## try-harbor
==> flow/design.v (excerpt) <==
module system (clk, rst, ROM_IF_Q, ROM_W_Q, RAM_Q, ROM_IF_A, ROM_W_A,
  ROM_IF_OE, ROM_W_OE, RAM_A, RAM_WE, RAM_OE, RAM_D, done);
Size in the first run: roughly 13,000 cells after synthesis, ~340 flip-flops, about 120,000 um2 of cells after synthesis.
clock: 20.4 ns
lec_check: 0
cap_margin: 15
core_margin: 2
core_utilization: 72
cts_cluster_size: 40
max_routing_layer: met4
place_density: 0.66
setup_slack_margin: 2.8
slew_margin: 20
run.sh (not shown) runs the stock make flow with config.mk's settings and CLKGATE_MAP_FILE=.
try-harbor finished end to end and its layout was clean on timing, DRC and antenna.
## Diff of input files: try-delta against try-harbor
- removing PLACE_DENSITY (formerly 0.66)
- changing SETUP_SLACK_MARGIN from 2.8 to -0.94
- removing CTS_CLUSTER_SIZE (formerly 40)
- setting CTS_CLUSTER_DIAMETER to 59 for the first time
- removing MAX_ROUTING_LAYER (formerly met4)
- changing CAP_MARGIN from 15 to 40
- changing the clock period (ns, I/O delays scaled along) from 20.4 to 13.9
[summary]
[flow] try-delta | stages: complete | final checks: fail | reason: setup timing
Of the two values seen for highest signal layer in the routed design, met5 was produced by try-delta and met4 by try-harbor.
For try-delta, the end of the critical path was RAM_D[5], unlike try-harbor, where it was RAM_D[4].
Looking at max-slew headroom at the worst pin, try-delta sits 3.3 points above try-harbor.
Area share of xor/xnor cells in the synthesized design: try-harbor vs try-delta, no meaningful difference
Sort try-harbor and try-delta by combinational power, ascending, and try-harbor comes first.
try-delta vs try-harbor: average routed wire per standard cell down by a few percent
Taking try-harbor as the reference, in try-delta number of placed instances with taps included higher, global-route wire length before repair increased 23,000 um, post-route total power increased 68%.
### try-delta -> try-zinc
- SETUP_SLACK_MARGIN removed (was -0.94)
- CAP_MARGIN changed from 40 to 20
- ABC_AREA newly set to 1
- CORE_UTILIZATION changed from 72 to 68
- CTS_CLUSTER_DIAMETER removed (was 59)
- the clock period (ns, I/O delays scaled along) changed from 13.9 to 7.72
==> comparison <==
- Status(try-zinc) = ERROR, stage = global routing
- Taking try-delta as the reference, in try-zinc chip area from the yosys synthesis statistics grew by 2400 um2; count of H-tree levels built during CTS shrank by 1.
- try-zinc ended with more total instance count after detailed placement than try-delta.
- Summary of the comparison: floorplan die width is higher in try-zinc, relative to try-delta.
- try-zinc ends up with a post-synthesis instance area that is about 2% higher than in try-delta.
- try-delta and try-zinc ended up with roughly the same register share after synthesis.
- Summary of the comparison: cell count after synthesis is higher in try-zinc, relative to try-delta.
### try-zinc -> try-indigo
- CORE_UTILIZATION: 68 -> 40
- MAX_ROUTING_LAYER: unset -> met4
- ABC_AREA: 1 -> unset
- the clock period (ns, I/O delays scaled along): 7.72 -> 12.0
Findings:
Nothing crashed in try-indigo and all stages finished; the problem is that the final layout failed, the offending checks being setup timing. try-indigo vs. try-zinc: gate count of the mapped netlist fell by about 14%, total cell area reported by yosys after synthesis fell by 2400 um2. Count of different cell masters after synthesis went up by more than a quarter going from try-zinc to try-indigo. Area after synthesis: try-indigo better than try-zinc.
For try-tundra, these inputs were changed with respect to try-indigo:
- MAX_ROUTING_LAYER no longer set, was met4
- the clock period (ns, I/O delays scaled along) now 21.4, was 12.0
Findings:
- try-tundra ran to completion and came out clean on the timing, DRC and antenna checks.
- Any difference in sequential cell area between try-indigo and try-tundra is small enough to ignore.
- Looking at total power, try-tundra sits 50% below try-indigo.
- Of try-tundra and try-indigo, the lower hold slack belongs to try-tundra.
What try-yarrow does differently from try-tundra at the input level:
- changing CORE_UTILIZATION from 40 to 67
- changing the clock period (ns, I/O delays scaled along) from 21.4 to 17.9
## What came out
try-yarrow finished all stages; however, its layout fails the closing checks, the failures being setup timing.
[compare] base=try-tundra new=try-yarrow: number of non-clock buffers in the layout went up 490%, cell area went up 6.7%, average routed wire per standard cell went up 1.0 um.
Comparing try-yarrow and try-tundra, the higher maximum fanout along the worst path was measured on try-tundra.
Of try-yarrow and try-tundra, the higher share of the core filled by cells before placement belongs to try-yarrow.
Compared with try-tundra, maximum number of pins on one net before global-route repair in try-yarrow decreased slightly.
In try-yarrow, the antenna diode count came out 7 below the value in try-tundra.
STATUS setup slack of the critical path after layout: try-yarrow loses against try-tundra
The met2 layer wire length in the routed design number comes out lower for try-tundra vs try-yarrow.

---

Starting RTL as in the previous note.
==> flow/config.mk <==
export PLATFORM = sky130hd
export DESIGN_NAME = system
export DESIGN_NICKNAME = system
export VERILOG_FILES = /design/flow/design.v
export SDC_FILE = /design/flow/constraint.sdc
export NUM_CORES = 4
export LEC_CHECK = 0
export CAP_MARGIN = 5
export CORE_MARGIN = 2
export CORE_UTILIZATION = 72
export CTS_CLUSTER_DIAMETER = 58
export PLACE_DENSITY = 0.37
export SETUP_SLACK_MARGIN = 2.76
export SLEW_MARGIN = 20
==> flow/constraint.sdc <==
create_clock -name core_clock -period 15.7 [get_ports {clk}]
set_input_delay 3.1400 -clock core_clock [delete_from_list [all_inputs] [get_ports {clk}]]
set_output_delay 3.1400 -clock core_clock [all_outputs]
set_load 0.01 [all_outputs]
The starting point finished but failed the layout checks on negative setup slack.
Change:
Settings changed: CAP_MARGIN 5 to 20, CORE_UTILIZATION 72 to 68, CTS_CLUSTER_DIAMETER 58 to default, PLACE_DENSITY 0.37 to 0.36, SETUP_SLACK_MARGIN 2.76 to default.
Clock period 15.7 ns to 7.72 ns, I/O delays scaled along.
=> The new run completed and failed the layout checks on negative setup slack. Worst hold slack improved by 0.037 ns. Via count went up by about 0.7%. Non-clock buffer count went up by 479. Flip-flop count stays the same. Critical path depth went up by 4.
Change:
Settings changed: ABC_AREA from default to 1, CORE_UTILIZATION 68 to 72, PLACE_DENSITY 0.36 to default, PLACE_DENSITY_LB_ADDON from default to 0.18, SETUP_SLACK_MARGIN from default to 3.05.
Clock period 7.72 ns to 12.5 ns, I/O delays scaled along.
Effect:
- Now the flow never finished: it broke off in global routing
- die area came out lower by a few percent
- area after synthesis came out higher slightly
- synthesized cell count came out higher by about a fifth
No activity file was given, so power comes from the tool's default toggle rates.
